==> flow/design.v (excerpt) <==
module TIA(A,  
			Din,  
			Dout,  
			CS_n,  
			CS,  
			R_W_n,  
			RDY,  
			MASTERCLK,  
			BUS_EN,  
			idump_in,  
			Ilatch,  
			HSYNC,  
			HBLANK,  
			VSYNC,  
			VBLANK,  
			COLOROUT,  
			RES_n,  
			audv0,  
			audv1);  
   input [5:0] A;
   input [7:0] Din;
   output [7:0] Dout;
   input [2:0] 	CS_n;
   input 	CS;
   input 	R_W_n;
   output 	RDY;
   input 	MASTERCLK;
   input 	BUS_EN;
   input [1:0] 	Ilatch; 			 
   input [3:0] 	idump_in; 		 
   output 	HSYNC, HBLANK;
   output 	VSYNC, VBLANK;
   output [7:0] COLOROUT;
   input wire	RES_n;
   output reg [3:0] audv0, audv1;
   reg [7:0] 	Dout;
   wire 	HSYNC;
   reg 		VSYNC, VBLANK;
   reg [7:0] 	hCount;
   reg [3:0] 	hCountReset;
   reg clk_30;
   reg [7:0] clk_30_count;
   wire [3:0] Idump;
   wire [1:0] latchedInputsValue;
   reg 	      inputLatchEnabled, inputLatchReset;
   reg [1:0]  latchedInputs;
   always @(posedge MASTERCLK  )  
   begin
		if (~RES_n) begin
			hCount <= 8'd0;
			hCountReset[3:1] <= 3'd0;
			clk_30 <= 0;
			clk_30_count <= 0;
			latchedInputs <= 2'b11;
		end
		else begin
			if (inputLatchReset)
				 latchedInputs <= 2'b11;
			 else
				 latchedInputs <= latchedInputs & Ilatch;
			if (clk_30_count == 57) begin
				 clk_30 <= ~clk_30;
				 clk_30_count <= 0;
			 end else begin
				 clk_30_count <= clk_30_count + 1;
			 end
	 		 if ((hCountReset[3]) ||(hCount == 8'd227))			 
			    hCount <= 8'd0;
			 else
				 hCount <= hCount + 8'd1;
			 hCountReset[3:1] <= hCountReset[2:0];
		end
   end  
  ...
clock: 6.06 ns
lec_check: 0
abc_area: 1
cap_margin: 20
core_margin: 2
core_utilization: 72
cts_cluster_size: 15
gpl_routability_driven: 0
hold_slack_margin: 0.29
max_routing_layer: met4
place_density_lb_addon: 0.01
setup_slack_margin: 0.39
slew_margin: 20
run.sh (not shown) runs the stock make flow with config.mk's settings and CLKGATE_MAP_FILE=.
The starting point finished with timing, DRC and antenna clean.
==> next run, changes <==
- ABC_AREA: 1 -> not set
- CTS_CLUSTER_SIZE: 15 -> not set
- GPL_ROUTABILITY_DRIVEN: 0 -> not set
- HOLD_SLACK_MARGIN: 0.29 -> not set
- SETUP_SLACK_MARGIN: 0.39 -> 2.33
- clock period: 6.06 -> 8.59 ns (I/O delays scaled with it)
Setup slack gains 1.1 ns. Routed wire length goes up by 16%. Cell count came out lower by 9.8%. Non-clock buffer count rises by 48. Total power went down by 36%. Via count is higher by 1.8%. Global-route usage went up by 3.0 points. Clock-buffer cell count came out lower by 3. Design area increases by 11%.


Starting RTL as in the previous note.
==> flow/config.mk <==
export PLATFORM = sky130hd
export DESIGN_NAME = TIA
export DESIGN_NICKNAME = TIA
export VERILOG_FILES = /design/flow/design.v
export SDC_FILE = /design/flow/constraint.sdc
export NUM_CORES = 4
export LEC_CHECK = 0
export ABC_AREA = 1
export CAP_MARGIN = 20
export CORE_MARGIN = 2
export CORE_UTILIZATION = 72
export CTS_CLUSTER_DIAMETER = 363
export CTS_CLUSTER_SIZE = 15
export GPL_ROUTABILITY_DRIVEN = 0
export MAX_ROUTING_LAYER = met4
export PLACE_DENSITY_LB_ADDON = 0.01
export SETUP_SLACK_MARGIN = 0.39
export SLEW_MARGIN = 20
==> flow/constraint.sdc <==
create_clock -name core_clock -period 6.06 [get_ports {MASTERCLK}]
set_input_delay 1.2120 -clock core_clock [delete_from_list [all_inputs] [get_ports {MASTERCLK}]]
set_output_delay 1.2120 -clock core_clock [all_outputs]
set_load 0.01 [all_outputs]
The starting point passed the timing, DRC and antenna checks.
Change:
- ABC_AREA: 1 -> unset
- CTS_CLUSTER_DIAMETER: 363 -> 30
- CTS_CLUSTER_SIZE: 15 -> 35
- GPL_ROUTABILITY_DRIVEN: 0 -> unset
- MAX_ROUTING_LAYER: met4 -> unset
- PLACE_DENSITY: unset -> 0.71
- PLACE_DENSITY_LB_ADDON: 0.01 -> unset
- SETUP_SLACK_MARGIN: 0.39 -> 1.1
- clock period: 6.06 -> 8.66 ns (I/O delays scaled with it)
Flip-flop count is unchanged. Power falls by 2.4%. Setup slack gains 0.87 ns. Final area rises by about 13%. Hold slack gains 0.023 ns. Global-route usage rises by 1.2 points.


== build 8 ==
TIA again, from the RTL that the note above started with.
Settings: LEC_CHECK=0, ABC_AREA=0, CAP_MARGIN=20, CELL_PAD_IN_SITES_DETAIL_PLACEMENT=1, CORE_MARGIN=3, CORE_UTILIZATION=53, GPL_TIMING_DRIVEN=0, HOLD_SLACK_MARGIN=0.23, MAX_ROUTING_LAYER=met5, PLACE_DENSITY=0.56, SETUP_SLACK_MARGIN=1.91, SLEW_MARGIN=10; clock period 9.08 ns.
STATUS run=build 8 STAGES=ALL_DONE FINAL_CHECKS=FAILED CAUSE=negative setup slack
Setup changes, build 8 to build 88
Settings: removing SETUP_SLACK_MARGIN (formerly 1.91); removing HOLD_SLACK_MARGIN (formerly 0.23); removing GPL_TIMING_DRIVEN (formerly 0); removing MAX_ROUTING_LAYER (formerly met5); changing CORE_UTILIZATION from 53 to 72; setting CTS_CLUSTER_DIAMETER to 287 for the first time; changing SLEW_MARGIN from 10 to 20; changing CORE_MARGIN from 3 to 2; changing PLACE_DENSITY from 0.56 to 0.6; changing ABC_AREA from 0 to 1; removing CELL_PAD_IN_SITES_DETAIL_PLACEMENT (formerly 1); changing the clock period (ns, I/O delays scaled along) from 9.08 to 6.58.
==> results <==
Build 88 finished every stage and its layout cleared the timing, DRC and antenna checks. Total detailed-routing wirelength: build 88 and build 8 compared, higher one is build 8. Summary of build 88 over build 8: final worst-path cycle share lost 3.8 points, worst path setup slack after routing went up, cell area after synthesis now sits lower, logic depth of the worst setup path including buffers went up 18.
What build 18 does differently from build 88 at the input level:
Settings: removing CTS_CLUSTER_DIAMETER (formerly 287); setting MIN_ROUTING_LAYER to met2 for the first time; setting SETUP_SLACK_MARGIN to -0.06 for the first time; removing PLACE_DENSITY (formerly 0.6); changing CORE_UTILIZATION from 72 to 40; setting CTS_CLUSTER_SIZE to 50 for the first time; removing ABC_AREA (formerly 1); changing the clock period (ns, I/O delays scaled along) from 6.58 to 12.0.
## What came out
Measured against each other, build 88 and build 18 differ in width of the die, the higher figure coming from build 18.
In the flow results for build 88 and build 18, the setup slack is smaller on build 88.
Route | build 18 vs build 88 | wire longer in build 18
Build 18 vs. build 88: core utilization went down by 37 points.
Lower die area among build 88 and build 18: build 88
Comparing build 88 and build 18, the higher overall fraction of global-route tracks in use is on build 88.
Clock buffer instance count of the final layout for build 18 is higher than for build 88.
#### Input delta (build 53 over build 18)
Settings: swapping 40 for 44 in CORE_UTILIZATION; swapping 20 for 40 in SLEW_MARGIN; putting CORE_ASPECT_RATIO at 0.94 where nothing was set; putting GPL_TIMING_DRIVEN at 0 where nothing was set; clearing MIN_ROUTING_LAYER, which used to be met2; putting PLACE_DENSITY_LB_ADDON at 0.07 where nothing was set; clearing SETUP_SLACK_MARGIN, which used to be -0.06; clearing CTS_CLUSTER_SIZE, which used to be 50; swapping 12.0 for 8.88 in the clock period (ns, I/O delays scaled along).
--- outcome ---
For build 18, the most heavily used metal layer in global routing was met3, unlike build 53, where it was met2. Build 53 vs build 18, worst setup path endpoint: COLOROUT[5] vs COLOROUT[7]. Of build 53 and build 18, it is build 53 that has the lower minimum setup slack after placement. Build 53: all stages complete, timing, DRC and antenna checks passed. Compare build 18 and build 53 | number of filler cells placed in the layout lower: build 53. Looking at global-route met1 utilization, build 53 sits 45 points above build 18. Sum of buffers and inverters on the critical path: build 53 vs build 18 up 3.
The following lists how build 48 was set up differently from build 53:
Settings: swapping 0.07 for 0.28 in PLACE_DENSITY_LB_ADDON; putting CTS_CLUSTER_DIAMETER at 30 where nothing was set; putting SETUP_SLACK_MARGIN at 1.1 where nothing was set; clearing GPL_TIMING_DRIVEN, which used to be 0; swapping 40 for 20 in SLEW_MARGIN; putting CTS_CLUSTER_SIZE at 35 where nothing was set; swapping 44 for 72 in CORE_UTILIZATION; clearing CORE_ASPECT_RATIO, which used to be 0.94; swapping 8.88 for 8.52 in the clock period (ns, I/O delays scaled along).
Findings:
Of build 48 and build 53, the run reporting the higher largest net degree at the start of global routing was build 48.
In build 48 the combinational cell fraction of total power turned out 1.6 points lower than in build 53.
Logic depth of the worst setup path including buffers (build 48 vs. build 53) increases by a few percent
Clock network latency to the later pin of the worst-skew pair, build 48 and build 53: higher on build 48


## job 1181
Starting RTL as in the previous note.
Settings: LEC_CHECK=0, CAP_MARGIN=20, CELL_PAD_IN_SITES_DETAIL_PLACEMENT=2, CORE_MARGIN=2, CORE_UTILIZATION=40, CTS_CLUSTER_SIZE=50, MIN_ROUTING_LAYER=met2, PLACE_DENSITY_LB_ADDON=0.23, SETUP_SLACK_MARGIN=-0.06, SLEW_MARGIN=0; clock period 12.0 ns.
Both conditions hold for job 1181: the flow ran to the end and the final layout passed the timing, DRC and antenna checks.
--- input diff job 1181..job 9650 ---
# job 1181
export LEC_CHECK = 0
export CAP_MARGIN = 20
export CELL_PAD_IN_SITES_DETAIL_PLACEMENT = 2
export CORE_MARGIN = 2
export CORE_UTILIZATION = 40
export CTS_CLUSTER_SIZE = 50
export MIN_ROUTING_LAYER = met2
export PLACE_DENSITY_LB_ADDON = 0.23
export SETUP_SLACK_MARGIN = -0.06
export SLEW_MARGIN = 0
create_clock -name core_clock -period 12.0 [get_ports {MASTERCLK}]
# job 9650
export LEC_CHECK = 0
export CAP_MARGIN = 35
export CELL_PAD_IN_SITES_DETAIL_PLACEMENT = 2
export CORE_MARGIN = 2
export CORE_UTILIZATION = 40
export CTS_CLUSTER_SIZE = 50
export MIN_ROUTING_LAYER = met1
export PLACE_DENSITY_LB_ADDON = 0.23
export SETUP_SLACK_MARGIN = -0.06
export SLEW_MARGIN = 0
create_clock -name core_clock -period 16.2 [get_ports {MASTERCLK}]
Findings:
- Re register bit count reported by yosys: no difference whatsoever between job 1181 and job 9650.
- Job 9650 vs job 1181 — leakage power dropped slightly
- Compared with job 1181, job 9650 shows depth of the most critical reg-to-reg path higher by 1.
- Setup slack: job 9650 > job 1181
- Compared job 9650 vs job 1181, and total non-filler cell area in the finished layout is down in job 9650.
- Signed area change from the synthesized netlist to the final layout for job 9650 is lower than for job 1181.
- Aggregate routed wire length (higher): job 1181
- On combinational cell area excluding buffers and inverters, job 1181 and job 9650 are basically level.
- From job 1181 to job 9650, sink count of the clock tree did not move at all.
### job 9650 -> job 1641
# job 9650
export LEC_CHECK = 0
export CAP_MARGIN = 35
export CELL_PAD_IN_SITES_DETAIL_PLACEMENT = 2
export CORE_MARGIN = 2
export CORE_UTILIZATION = 40
export CTS_CLUSTER_SIZE = 50
export MIN_ROUTING_LAYER = met1
export PLACE_DENSITY_LB_ADDON = 0.23
export SETUP_SLACK_MARGIN = -0.06
export SLEW_MARGIN = 0
create_clock -name core_clock -period 16.2 [get_ports {MASTERCLK}]
# job 1641
export LEC_CHECK = 0
export CAP_MARGIN = 35
export CELL_PAD_IN_SITES_DETAIL_PLACEMENT = 2
export CELL_PAD_IN_SITES_GLOBAL_PLACEMENT = 1
export CORE_ASPECT_RATIO = 1.16
export CORE_MARGIN = 5
export CORE_UTILIZATION = 40
export CTS_CLUSTER_SIZE = 50
export MAX_ROUTING_LAYER = met4
export MIN_ROUTING_LAYER = met1
export PLACE_DENSITY_LB_ADDON = 0.23
export SETUP_SLACK_MARGIN = -0.06
export SLEW_MARGIN = 0
create_clock -name core_clock -period 16.2 [get_ports {MASTERCLK}]
==> comparison <==
In summary, job 1641 completed successfully, with a layout that passed the timing, DRC and antenna checks. Going from job 9650 to job 1641, final design area excluding fillers held, pin count of the biggest net entering global routing went down 10, fmax went down 0.52%. Compared job 1641 against job 9650; placed cell area within noise.
### job 1641 -> job 1478
# job 1641
export LEC_CHECK = 0
export CAP_MARGIN = 35
export CELL_PAD_IN_SITES_DETAIL_PLACEMENT = 2
export CELL_PAD_IN_SITES_GLOBAL_PLACEMENT = 1
export CORE_ASPECT_RATIO = 1.16
export CORE_MARGIN = 5
export CORE_UTILIZATION = 40
export CTS_CLUSTER_SIZE = 50
export MAX_ROUTING_LAYER = met4
export MIN_ROUTING_LAYER = met1
export PLACE_DENSITY_LB_ADDON = 0.23
export SETUP_SLACK_MARGIN = -0.06
export SLEW_MARGIN = 0
create_clock -name core_clock -period 16.2 [get_ports {MASTERCLK}]
# job 1478
export LEC_CHECK = 0
export ABC_AREA = 1
export CAP_MARGIN = 20
export CORE_MARGIN = 2
export CORE_UTILIZATION = 69
export CTS_CLUSTER_DIAMETER = 238
export CTS_CLUSTER_SIZE = 15
export PLACE_DENSITY = 0.6
export SLEW_MARGIN = 20
create_clock -name core_clock -period 5.86 [get_ports {MASTERCLK}]
Job 1641 finished end to end and its layout was clean on timing, DRC and antenna. Job 1478 finished all stages; however, its layout fails the closing checks, the failures being setup timing. Die boundary width, job 1641 and job 1478: larger value in job 1641. The final core area utilization reported for job 1478 is greater than that of job 1641 by 34 points. What job 1478 reported for standard cell core area has to be multiplied by 1.9 to get the figure for job 1641. Power drawn by the clock network: job 1478 > job 1641. As far as flop and latch count out of synthesis goes, job 1641 and job 1478 are indistinguishable; the numbers are identical. On job 1478: starting density of the core is 30 points higher than what job 1641 gave. Via count of the first global-routing pass: lower on job 1478. Taking job 1478 over job 1641, the instance count on the critical path ratio works out to 1.3. Changes observed in job 1478 relative to job 1641: area added between synthesis and finish went up, number of gates resized after cts went up.


Starting RTL as in the previous note.
clock: 10.6 ns
lec_check: 0
cap_margin: 35
cell_pad_in_sites_detail_placement: 2
cell_pad_in_sites_global_placement: 1
core_aspect_ratio: 1.16
core_margin: 3
core_utilization: 40
cts_cluster_size: 50
max_routing_layer: met4
min_routing_layer: met1
place_density_lb_addon: 0.23
setup_slack_margin: -0.06
slew_margin: 0
Next try:
- ABC_AREA: not set -> 1
- CAP_MARGIN: 35 -> 20
- CELL_PAD_IN_SITES_DETAIL_PLACEMENT: 2 -> not set
- CELL_PAD_IN_SITES_GLOBAL_PLACEMENT: 1 -> not set
- CORE_ASPECT_RATIO: 1.16 -> not set
- CORE_MARGIN: 3 -> 2
- CORE_UTILIZATION: 40 -> 70
- CTS_CLUSTER_DIAMETER: not set -> 227
- CTS_CLUSTER_SIZE: 50 -> not set
- MAX_ROUTING_LAYER: met4 -> not set
- MIN_ROUTING_LAYER: met1 -> not set
- PLACE_DENSITY: not set -> 0.6
- PLACE_DENSITY_LB_ADDON: 0.23 -> not set
- SETUP_SLACK_MARGIN: -0.06 -> not set
- SLEW_MARGIN: 0 -> 20
- clock period: 10.6 -> 6.06 ns (I/O delays scaled with it)
Utilization rose by 35 points.
Die size falls by 48%.
Global-route usage rose by 11 points.
Next try:
- ABC_AREA: 1 -> not set
- CORE_UTILIZATION: 70 -> 66
- CTS_CLUSTER_DIAMETER: 227 -> not set
- PLACE_DENSITY: 0.6 -> not set
- SETUP_SLACK_MARGIN: not set -> 2.14
- clock period: 6.06 -> 8.41 ns (I/O delays scaled with it)
What happened:
- wire length climbs by 8.5%
- synthesized cell count went down by 12%
- count of clock-buffer cells in the layout stays the same
- worst hold slack improves by 0.011 ns
- worst setup slack gains 1.1 ns
- first-iteration DRC count falls by 20%
- cell area climbs by 13%
Next try:
- ABC_AREA: not set -> 1
- CAP_MARGIN: 20 -> 10
- CORE_UTILIZATION: 66 -> 72
- CTS_CLUSTER_DIAMETER: not set -> 287
- GPL_ROUTABILITY_DRIVEN: not set -> 0
- HOLD_SLACK_MARGIN: not set -> 0.3
- PLACE_DENSITY: not set -> 0.6
- SETUP_SLACK_MARGIN: 2.14 -> not set
- clock period: 8.41 -> 6.06 ns (I/O delays scaled with it)
=>
- via count came out higher slightly
- total power came out higher by well over a third
- critical path depth came out higher by 10
Power and IR drop assume default switching activity.
